== build 12 ==
==> flow/design.v <==
module cpu_design (reset, clock, write_read, M_address, M_data_in, M_data_out,overflow,status);
input reset,clock;
input[7:0] M_data_in;
output reg write_read,overflow;
output reg [7:0] M_data_out;
output reg[11:0] M_address;
reg[15:0] IR;
reg[7:0] MDR;
reg[11:0] MAR,PC;
reg [7:0]R0;
reg [7:0]R1;
reg [7:0]R2;
reg [7:0]R3;
reg [7:0]A;
reg [8:0]F;
output reg[2:0] status;
parameter idle=4'b0000, load=4'b0001, move=4'b0010, add=4'b0011, sub=4'b0100, AND=4'b0101;
parameter OR=4'b0110, XOR=4'b0111, shrp=4'b1000, shlp=4'b1001, swap=4'b1010, jmp=4'b1011;
parameter jz=4'b1100, read=4'b1101, write=4'b1110, stop=4'b1111; 
always@(*)  
begin
	if((reset==1)&&(status==3)&&(IR[15:12]==write)) 
		write_read=1'b1; 
	else
		write_read=1'b0; 
	M_address=MAR;
	M_data_out=MDR;
	overflow=F[8]^F[7];
 end
always @(negedge clock or negedge reset) 
begin
	if(reset==1'b0)
	begin
		MAR<=12'b000000000000;
		status<=3'b000; 
	end
	else  
		case (status)
			3'b000: begin
						status<=3'b001;
						MAR<=PC;
						case(IR[9:8])
							2'b00: A<=R0;
							2'b01: A<=R1;
							2'b10: A<=R2;
							2'b11: A<=R3;
						endcase
					end
			3'b001: begin
						if(IR[15:12]==stop)status<=1;
						else if (IR[15:12]==swap|| (IR[15:12]==jmp)|| IR[15:12]==jz || IR[15:12]==read || IR[15:12]==write) 
							status<=3'b010;
						else
							status<=3'b000;
					end
			3'b010:begin 
						if(IR[15:12]==swap)
							status <= 3'b000;
						else if ((IR[15:12]==jmp)||(IR[15:12]==read)||(IR[15:12]==write))
						begin
							MAR <= IR[11:0];
							status <= 3'b011;
						end
						else if((IR[15:12]==jz)&& (R0[7:0] == 8'b0000_0000)) 
						begin
							MAR <= IR[11:0];
							status <= 3'b011;
						end
						else
						begin
							MAR <= PC;
							status <= 3'b011;
						end
					end
			3'b011:begin
						if((IR[15:12]==write) || (IR[15:12]==read))
						begin
							MAR<=PC;
							status<=3'b100;
						end
						else
							status<=3'b000;
					 end
			3'b100:begin
						status<=3'b000;
					 end
			default:status<=3'b000;
		endcase
end
always@(posedge clock or negedge reset) 
begin
	if(reset==1'b0) 
	begin
		IR<=16'h0000;
		PC<=12'b000000000000;
		MDR<=8'b00000000;
		R0<=8'b00000000;
		R1<=8'b00000000;
		R2<=8'b00000000;
		F=9'b000000000;
		R3<=8'b00000000; 
	end
	else
	begin
		case (status)
			3'b000: begin
						IR[15:8]<=M_data_in;
						IR[7:0]<=8'b00000000; 
						PC<=PC+12'b000000000001; 
					end  
			3'b001: begin  
						case(IR[15:12]) 
							load: R0<={4'b0000,IR[11:8]}; 
							swap:begin
									case(IR[11:10])
										2'b00:begin
													case(IR[9:8])
														2'b00:R0<=R0;
														2'b01:R1<=R0;
														2'b10:R2<=R0;
														2'b11:R3<=R0;
													endcase
												end
										2'b01:begin
													case(IR[9:8])
														2'b00:R0<=R1;
														2'b01:R1<=R1;
														2'b10:R2<=R1;
														2'b11:R3<=R1;
													endcase
												end
										2'b10:begin
													case(IR[9:8])
														2'b00:R0<=R2;
														2'b01:R1<=R2;
														2'b10:R2<=R2;
														2'b11:R3<=R2;
													endcase
												end
										2'b11:begin
													case(IR[9:8])
														2'b00:R0<=R3;
														2'b01:R1<=R3;
														2'b10:R2<=R3;
														2'b11:R3<=R3;
													endcase
												end
									endcase
								  end
							shlp:begin 
									case(IR[11:10]) 
										2'b00:R0<=R0<<1;
										2'b01:R1<=R1<<1;
										2'b10:R2<=R2<<1;
										2'b11:R3<=R3<<1;
									endcase
								  end
							shrp:begin
									case(IR[11:10]) 
										2'b00:R0<=R0>>1;
										2'b01:R1<=R1>>1;
										2'b10:R2<=R2>>1;
										2'b11:R3<=R3>>1;
									endcase
								  end
							add:begin
									case(IR[11:10])
										2'b00:begin
													F=A+R0;
													R0<=F[7:0];
												end
										2'b01:begin
													F=A+R1;
													R1<=F[7:0];
												end
										2'b10:begin
													F=A+R2;
													R2<=F[7:0];
												end
										2'b11:begin
													F=A+R3;
													R3<=F[7:0];
												end
									endcase
								 end
							sub:begin
									case(IR[11:10])
										2'b00:begin
													F=R0-A;
													R0<=F[7:0];
												end
										2'b01:begin
													F=R1-A;
													R1<=F[7:0];
												end
										2'b10:begin
													F=R2-A;
													R2<=F[7:0];
												end
										2'b11:begin
													F=R3-A;
													R3<=F[7:0];
												end
									endcase
								 end
							move:begin
										case(IR[11:10])
											2'b00:R0<=A;
											2'b01:R1<=A;
											2'b10:R2<=A;
											2'b11:R3<=A;
										endcase
								  end
							AND:begin
									case(IR[11:10])
										2'b00:R0=R0 & A;
										2'b01:R1=R1 & A;
										2'b10:R2=R2 & A;
										2'b11:R3=R3 & A;
									endcase
								 end
							OR:begin
									case(IR[11:10])
										2'b00:R0=R0 | A;
										2'b01:R1=R1 | A;
										2'b10:R2=R2 | A;
										2'b11:R3=R3 | A;
									endcase
								end
							XOR:begin
									case(IR[11:10])
										2'b00:R0=R0 ^ A;
										2'b01:R1=R1 ^ A;
										2'b10:R2=R2 ^ A;
										2'b11:R3=R3 ^ A;
									endcase
								 end
							default:;
						endcase
					end 
			3'b010:begin
						case(IR[15:12])
							swap:begin
									case(IR[11:10])
										2'b00:R0<=A;
										2'b01:R1<=A;
										2'b10:R2<=A;
										2'b11:R3<=A;
									endcase
								  end
							read:begin
									IR[7:0]<=M_data_in;
									PC<=PC+12'b000000000001;
								  end
							write:begin
										IR[7:0]<=M_data_in;
										PC<=PC+12'b000000000001;
										MDR<=R0;
									end
							jmp:begin
									IR[7:0]<=M_data_in;
									PC<=PC+12'b000000000001;
								 end
							jz:begin
									IR[7:0]<=M_data_in;
									PC<=PC+12'b000000000001;
								end
						endcase
					 end
			3'b011:begin
						case(IR[15:12])
							jmp:begin
										PC<=IR[11:0];
									end
							jz:begin
									if(R0==8'b00000000)
										PC<=IR[11:0];
								end
							read:begin
									R0<=M_data_in;
								end
							default:;
						endcase
					 end
			3'b100:begin
					 end
			default:; 
		endcase
	end
end 
endmodule
clock: 2.78 ns
lec_check: 0
cap_margin: 20
core_aspect_ratio: 0.72
core_margin: 2
core_utilization: 70
cts_cluster_size: 47
setup_slack_margin: -0.22
slew_margin: 20
tns_end_percent: 5
run.sh (not shown) runs the stock make flow with config.mk's settings and CLKGATE_MAP_FILE=.
As the logs show, build 12 stopped at clock tree synthesis (4_1_cts) after a tool error, so it never reached the end of the flow.
[inputs] build 73 vs build 12
- ABC_AREA newly set to 1
- CORE_UTILIZATION changed from 70 to 72
- CORE_ASPECT_RATIO removed (was 0.72)
- TNS_END_PERCENT removed (was 5)
- SETUP_SLACK_MARGIN removed (was -0.22)
- CTS_CLUSTER_SIZE removed (was 47)
- the clock period (ns, I/O delays scaled along) changed from 2.78 to 9.75
Results
- Build 73 reached the end of the flow, and the finished layout is clean on the timing, DRC and antenna checks.
- Die size (lower): build 73
- Changes observed in build 73 relative to build 12: synthesized area divided by synthesized cell count fell about 22%, area fraction in mux cells -8.8 points, net count after synthesis has increased.
- Build 12 → build 73: cell area after synthesis went up, count of instantiated cells in the yosys netlist went up 31%.
- The run showing the smaller routability congestion estimate is build 73.
Inputs modified between build 73 and build 49:
- ABC_AREA no longer set, was 1
- CTS_CLUSTER_SIZE now 48, previously not set
- CORE_UTILIZATION now 40, was 72
- CORE_MARGIN now 7, was 2
- the clock period (ns, I/O delays scaled along) now 8.0, was 9.75
--- outcome ---
Relative to build 73, the post-synthesis chip area from yosys of build 49 is lower by 1.5%.
Build 49 vs. build 73: flop share of the area held, relative area change from synthesis to final layout increased by 2.6 points relative to the old numbers.
The critical path depth of build 49 falls short of that of build 73 by 2.
Cell with the largest stage delay on the worst path = sky130_fd_sc_hd__dfrtn_1: build 49; cell with the largest stage delay on the worst path = sky130_fd_sc_hd__clkdlybuf4s50_1: build 73
Input changes introduced in build 77 (baseline for comparison: build 49):
- CTS_CLUSTER_SIZE no longer set, was 48
- CORE_MARGIN now 2, was 7
- CORE_UTILIZATION now 66, was 40
- the clock period (ns, I/O delays scaled along) now 10.6, was 8.0
--- outcome ---
- Compared with build 49, build 77 improves placeable core region.
- Global routing usage on met3 delta for build 77 relative to build 49: 12 points higher
- Between build 77 and build 49, the layout sequential cell count does not differ in any meaningful way.
- From build 49 to build 77, post-synthesis chip area from yosys did not move at all.
- Build 49 has a lower register share of the cell area than build 77.
Input changes introduced in build 37 (baseline for comparison: build 77):
- CORE_UTILIZATION changed from 66 to 40
- the clock period (ns, I/O delays scaled along) changed from 10.6 to 7.69
[summary]
- Status: number of port buffers parity (build 77, build 37)
- Comparing build 77 and build 37, the lower delay of the slowest critical-path stage is on build 37.
- Wire length of the first global-routing pass | build 37 above build 77
- Design area up 2.6% in build 37 wrt build 77
Setup changes, build 37 to build 13
- changing the clock period (ns, I/O delays scaled along) from 7.69 to 8.0
## What came out
- Compared build 37 against build 13; clock network area share within noise.
- On clock skew, build 37 and build 13 are basically level.
- As far as number of placement rows goes, build 37 and build 13 are indistinguishable; the numbers are identical.
- Compared with build 37, in build 13 total routed wirelength level; fraction of area in registers level.
- Build 13 vs build 37 — via count dropped slightly

========
RTL: the design.v shown in full above, as it stands there.
Settings: LEC_CHECK=0, CAP_MARGIN=20, CORE_MARGIN=3, CORE_UTILIZATION=40, HOLD_SLACK_MARGIN=-0.04, SLEW_MARGIN=20; clock period 8.0 ns.
The starting point completed without violations.
Edit:
Settings changed: ABC_AREA from default to 1, CORE_MARGIN 3 to 2, CORE_UTILIZATION 40 to 65, HOLD_SLACK_MARGIN -0.04 to default.
Clock period 8.0 ns to 9.75 ns, I/O delays scaled along.
What happened: The changed run finished clean; register-to-register slack is better by 890 ps; flip-flop count stays the same; wire length came out lower by a few percent; first-iteration DRC count is higher by well over a third; worst setup slack gets better by 470 ps; cell area shrinks slightly; hold slack is better by 33 ps; clock-buffer cell count is unchanged; global-route usage grows by 18 points.
Edit:
Settings changed: CORE_UTILIZATION 65 to 71, CTS_CLUSTER_DIAMETER from default to 364, CTS_CLUSTER_SIZE from default to 97.
Clock period 9.75 ns to 4.95 ns, I/O delays scaled along.
After rerunning: Design area grows by about 4.4%; clock-buffer cell count stays the same; sequential cell count does not change; die area shrinks by 8.2%.
Edit:
Settings changed: SETUP_SLACK_MARGIN from default to 0.66, TNS_END_PERCENT from default to 5.
Clock period 4.95 ns to 4.28 ns, I/O delays scaled along.
This time the run died in global routing (5_1_grt).
Synthesized area stays the same.
Synthesized cell count does not change.
Die size stays the same.
